==> run H: inputs <==
==> flow/design.v (excerpt) <==
module top (
    input clk,                   
    input mode,                  
    input song,                  
    input plus,                  
    input minus,                 
    input rst,                   
    input set,                   
    input refer,                 
    input player1,               
    input player2,               
    output reg [8:0] rope,       
    output reg [1:0] sel,        
    output reg [1:0] ledr,       
    output reg [1:0] ledg,       
    output reg [1:0] ledb,       
    output reg [3:0] ledop,      
    output reg [7:0] segdata1,   
    output reg [7:0] segdata0,   
    output reg [7:0] seg,        
    output reg [7:0] sel8,       
    output reg ledplayer1,       
    output reg ledplayer2,       
    output reg buzzer,           
    output reg round_indicator_1, 
    output reg round_indicator_2 
);
Settings: LEC_CHECK=0, CAP_MARGIN=20, CORE_ASPECT_RATIO=1.63, CORE_MARGIN=2, CORE_UTILIZATION=32, GPL_TIMING_DRIVEN=0, MIN_ROUTING_LAYER=met1, SLEW_MARGIN=20; clock period 10.0 ns.
run.sh (not shown) runs the stock make flow with config.mk's settings and CLKGATE_MAP_FILE=.
==> inputs of run X, as changes to run H <==
==> flow/config.mk (replaced) <==
export PLATFORM = sky130hd
export DESIGN_NAME = top
export DESIGN_NICKNAME = top
export VERILOG_FILES = /design/flow/design.v
export SDC_FILE = /design/flow/constraint.sdc
export NUM_CORES = 4
export LEC_CHECK = 0
export ABC_AREA = 1
export CAP_MARGIN = 20
export CORE_MARGIN = 2
export CORE_UTILIZATION = 72
export CTS_CLUSTER_DIAMETER = 133
export PLACE_DENSITY_LB_ADDON = 0.01
export SETUP_SLACK_MARGIN = 1.24
export SLEW_MARGIN = 20
==> flow/constraint.sdc (replaced) <==
create_clock -name core_clock -period 4.33 [get_ports {clk}]
set_input_delay 0.8660 -clock core_clock [delete_from_list [all_inputs] [get_ports {clk}]]
set_output_delay 0.8660 -clock core_clock [all_outputs]
set_load 0.01 [all_outputs]
==> qor summary <==
| item | run H | run X |
|---|---|---|
| Run status | complete, no violations | did not finish |
| Stage where the flow stopped | - | global routing |
| Xor and xnor area share after synthesis | 0.0677 | 0.0403 |
| Pre-CTS setup slack | 1.70 ns | -0.505 ns |
| Number of clock buffers inserted by TritonCTS | 87 | 84 |
| Post-CTS setup buffer count | 0 | 208 |
| Sequential cell area fraction in the yosys report | 0.461 | 0.455 |
| Die height | 495 µm | 262 µm |
| Cell Rows | 180 | 94 |
| Chip width | 305 µm | 262 µm |
| Share of Yosys cell area claimed by the top area cell type | 0.208 | 0.205 |
| Detailed-placement wirelength estimate | 87800 µm | 84100 µm |
| Cell area after technology mapping | 0.0474 mm² | 0.0480 mm² |
| Count of placed standard cells including taps | 7062 | 6869 |
| Global placement routability congestion | 0.957 | 0.945 |
| Unique cell type count in the Yosys netlist | 92 | 81 |
| FA/HA/MAJ Cells, Area Fraction | 0.100 | 0.0980 |
| DP Area | 0.0515 mm² | 0.0518 mm² |
| Most common cell in the synthesized netlist | nor2_1 | nand2_1 |
| Area fraction in mux cells | 0.0129 | 0.000208 |

* * *

==> job 8614 <==
Starting RTL as in the previous note.
make LEC_CHECK=0 ABC_AREA=1 CAP_MARGIN=10 CELL_PAD_IN_SITES_DETAIL_PLACEMENT=1 CORE_ASPECT_RATIO=0.75 CORE_MARGIN=4 CORE_UTILIZATION=16 CTS_CLUSTER_SIZE=24 GPL_ROUTABILITY_DRIVEN=1 GPL_TIMING_DRIVEN=0 MAX_ROUTING_LAYER=met4 SLEW_MARGIN=0 TNS_END_PERCENT=55 finish   # period 6.83 ns
==> job 1878: changes against job 8614 <==
==> flow/config.mk (replaced) <==
export PLATFORM = sky130hd
export DESIGN_NAME = top
export DESIGN_NICKNAME = top
export VERILOG_FILES = /design/flow/design.v
export SDC_FILE = /design/flow/constraint.sdc
export NUM_CORES = 4
export LEC_CHECK = 0
export CAP_MARGIN = 30
export CORE_MARGIN = 2
export CORE_UTILIZATION = 72
export CTS_CLUSTER_SIZE = 41
export HOLD_SLACK_MARGIN = 0.27
export PLACE_DENSITY_LB_ADDON = 0.0
export SETUP_SLACK_MARGIN = 1.5
export SLEW_MARGIN = 20
==> changes_impl.md <==
### Metrics

- Outcome: finished clean
- Met2 wire length: just over 50 mm
- DP Wirelength: just over 70 mm
- Layout Skew: between 0.04 and 0.05 ns
- Complex Gates by Area: between 10% and 20%
- TAP cells: roughly 860
- Die H: around 260 µm
- Horiz. Die Dim: 261 µm
- Met2 Use GR: 53.8%
- Routed wire length: approximately 110 mm
- Chip area: roughly 68000 µm²
- Simple share: between 15 and 20%
-- figures above: job 1878

==> changes_impl.md <==
### Metrics

- Psw: between 4000 and 5000 µW
- Simple share: 22.1%
- Die H: approximately 480 µm
- Routed wire length: roughly 140 mm
- DP Wirelength: approximately 110 mm
- TAP cells: slightly below 4000
- Met2 Use GR: 14.2%
- Outcome: finished clean
- Xor/xnor share of the synthesized area: 4.03%
- Complex Gates by Area: 11.3%
- Inverters: approximately 810
- Post-synthesis cell area: approximately 48000 µm²
-- figures above: job 8614

